## oak
Design module_mini_cpu, start of the top module:
module module_mini_cpu(
    input clk,               
    input rst,               
    input power,             
    input send,              
    input [17:0] switches,   
    output wire [7:0] data,  
    output wire rs,          
    output wire rw,          
    output wire en,          
    output wire lcd_on,      
    output wire lcd_blon     
);
    localparam OFF        = 3'd0;
    localparam IDLE       = 3'd1;
    localparam FETCH      = 3'd2;
    localparam DECODE     = 3'd3;
    localparam EXECUTE    = 3'd4;
    localparam UPDATE_LCD = 3'd5;
    reg [2:0] state;
    reg system_on;
    reg prev_power;
    reg prev_send;
    reg [2:0] opcode;
    reg [3:0] dest_reg;
    reg [3:0] src1_reg;
    reg [3:0] src2_reg;
    reg [15:0] immediate;
    reg use_immediate;
    reg is_load;
    wire [15:0] mem_read_data1;
    wire [15:0] mem_read_data2;
    reg [3:0] mem_read_addr1;
    reg [3:0] mem_read_addr2;
    reg [3:0] mem_write_addr;
    reg [15:0] mem_write_data;
    reg mem_write_en;
    reg mem_reset;
    wire [15:0] alu_result;
    wire [15:0] alu_in_A;
    wire [15:0] alu_in_B;
    assign alu_in_A = mem_read_data1;
    assign alu_in_B = (use_immediate) ? immediate : mem_read_data2;
    reg lcd_update_en;
    wire [15:0] lcd_reg_value;
    memory mem_inst (
        .clk(clk),
        .reset(mem_reset),
        .read_reg1(mem_read_addr1),
        .read_reg2(mem_read_addr2),
        .write_reg(mem_write_addr),
        .write_data(mem_write_data),
        .reg_write_en(mem_write_en),
        .read_data1(mem_read_data1),
        .read_data2(mem_read_data2)
    );
    module_alu alu_inst (
        .register_A(alu_in_A),
  ...
For scale: ~4100 cells after synthesis, about 430 flip-flops, roughly 0.039 mm² of cells after synthesis.
Settings: LEC_CHECK=0, CAP_MARGIN=10, CELL_PAD_IN_SITES_GLOBAL_PLACEMENT=3, CORE_ASPECT_RATIO=1.05, CORE_MARGIN=2, CORE_UTILIZATION=50, CTS_CLUSTER_SIZE=56, GPL_ROUTABILITY_DRIVEN=1, GPL_TIMING_DRIVEN=1, MIN_ROUTING_LAYER=met2, PLACE_DENSITY_LB_ADDON=0.04, SETUP_SLACK_MARGIN=1.97, SLEW_MARGIN=20; clock period 19.0 ns.
run.sh (not shown) runs the stock make flow with config.mk's settings and CLKGATE_MAP_FILE=.
Status: oak FAILED at global placement without I/O (tool error)
For pine, these inputs were changed with respect to oak:
- removing CTS_CLUSTER_SIZE (formerly 56)
- removing CORE_ASPECT_RATIO (formerly 1.05)
- changing SETUP_SLACK_MARGIN from 1.97 to 3.21
- removing GPL_TIMING_DRIVEN (formerly 1)
- removing GPL_ROUTABILITY_DRIVEN (formerly 1)
- removing CELL_PAD_IN_SITES_GLOBAL_PLACEMENT (formerly 3)
- removing PLACE_DENSITY_LB_ADDON (formerly 0.04)
- removing MIN_ROUTING_LAYER (formerly met2)
- changing CORE_UTILIZATION from 50 to 66
- changing CAP_MARGIN from 10 to 20
- changing the clock period (ns, I/O delays scaled along) from 19.0 to 12.9
pine completed end to end; final checks failed (setup timing).
As far as share of synthesized area spent on multiplexers is concerned, oak and pine perform about the same.
Row count in pine vs oak: down 15%
Core utilization before placement: pine > oak
Die: pine smaller than oak
Comparing oak with pine, the number of enable flip-flop cells came out essentially unchanged.
Side by side, chip width turned out lower in pine than in oak.
What birch does differently from pine at the input level:
- PLACE_DENSITY: unset -> 0.6
- SETUP_SLACK_MARGIN: 3.21 -> unset
- CORE_UTILIZATION: 66 -> 65
- CTS_CLUSTER_DIAMETER: unset -> 268
- the clock period (ns, I/O delays scaled along): 12.9 -> 13.2
Although it ran to completion, birch produced a layout that fails the final checks because of setup timing. Relative to pine, count of plain and timing-repair buffers decreased by 201 in birch. Comparing the two runs side by side, birch comes out ahead of pine on final worst slack. Re synthesis-to-finish area growth: birch is 7.7 points down on pine. There was hardly any difference in met1 wire length between birch and pine. birch ended with less portion of the clock cycle consumed by the worst path in the final layout than pine. In birch the total setup buffers inserted after CTS turned out 55 lower than in pine.
## Diff of input files: maple against birch
- CTS_CLUSTER_DIAMETER no longer set, was 268
- SETUP_SLACK_MARGIN now 1.98, previously not set
- CORE_UTILIZATION now 40, was 65
- the clock period (ns, I/O delays scaled along) now 18.2, was 13.2
### Flow results
maple ended with every stage complete and zero timing, DRC or antenna violations.
Where die area is concerned, birch is better than maple.
Compared to birch, the router laid down less metal wire for maple.
maple vs birch on growth of design area from synthesis to finish: maple is the lower one.
Power dissipated in combinational cells went down by more than a quarter going from birch to maple.
Relative to birch, the final period utilization of maple is lower by 19 points.
Number of buffers other than clock buffers in the final layout in maple is 158 below birch.

run A:
module_mini_cpu again, from the RTL that the note above started with.
==> flow/config.mk <==
export PLATFORM = sky130hd
export DESIGN_NAME = module_mini_cpu
export DESIGN_NICKNAME = module_mini_cpu
export VERILOG_FILES = /design/flow/design.v
export SDC_FILE = /design/flow/constraint.sdc
export NUM_CORES = 4
export LEC_CHECK = 0
export ABC_AREA = 1
export CAP_MARGIN = 20
export CORE_MARGIN = 2
export CORE_UTILIZATION = 68
export CTS_CLUSTER_SIZE = 99
export PLACE_DENSITY = 0.6
export SETUP_SLACK_MARGIN = 0.63
export SLEW_MARGIN = 20
==> flow/constraint.sdc <==
create_clock -name core_clock -period 5.48 [get_ports {clk}]
set_input_delay 1.0960 -clock core_clock [delete_from_list [all_inputs] [get_ports {clk}]]
set_output_delay 1.0960 -clock core_clock [all_outputs]
set_load 0.01 [all_outputs]
The flow ended early for run A: it failed with a tool error in global routing (5_1_grt).
Input-level comparison between run B and run A:
- a change of CORE_UTILIZATION from 68 to 65
- a deleted SETUP_SLACK_MARGIN that had been 0.63
- an added CTS_CLUSTER_DIAMETER of 298
- a deleted ABC_AREA that had been 1
- a deleted CTS_CLUSTER_SIZE that had been 99
- a change of the clock period (ns, I/O delays scaled along) from 5.48 to 13.2
--- outcome ---
Among run A and run B, the run that stopped before the end is run A, and it is the only one.
Status(run A) = ERROR, stage = global routing (5_1_grt)
Although run B finished all stages, its layout failed final checks on setup timing.
Changes observed in run B relative to run A: total placed cells including tap cells shows a reduction of 24%, routability congestion estimate from global placement fell 0.061, row count higher, register area share after synthesis shrank by 0.77 points, post-cts repair resize count fell 73%.
Compare run B and run A | die size lower: run A
Compared to run A, run B has synthesized-area fraction occupied by xor and xnor cells 1.1 points higher.
Core utilization before placement was higher in run A than in run B.
Diff run B..run A | count of pins on the block boundary | unchanged
## Diff of input files: run C against run B
- a deleted CTS_CLUSTER_DIAMETER that had been 298
- a change of CORE_UTILIZATION from 65 to 72
- a deleted PLACE_DENSITY that had been 0.6
- an added CTS_CLUSTER_SIZE of 36
- a change of the clock period (ns, I/O delays scaled along) from 13.2 to 14.4
Notes after the runs:
- Per the final summary, run C finished and its layout is clean on timing, DRC and antenna.
- Relative to run B, final cell count decreased by about 3.6% in run C.
- Between run C and run B, it is run C whose worst hold slack is higher, by 0.0095 ns.
- When the final numbers for run C and run B were put side by side, the leakage power of the design turned out to be greater in run B.
- Run C ends up with lower buffers inserted during post-CTS setup optimization than run B does.
Power figures rest on the tool's default switching activity, not on a simulated workload.
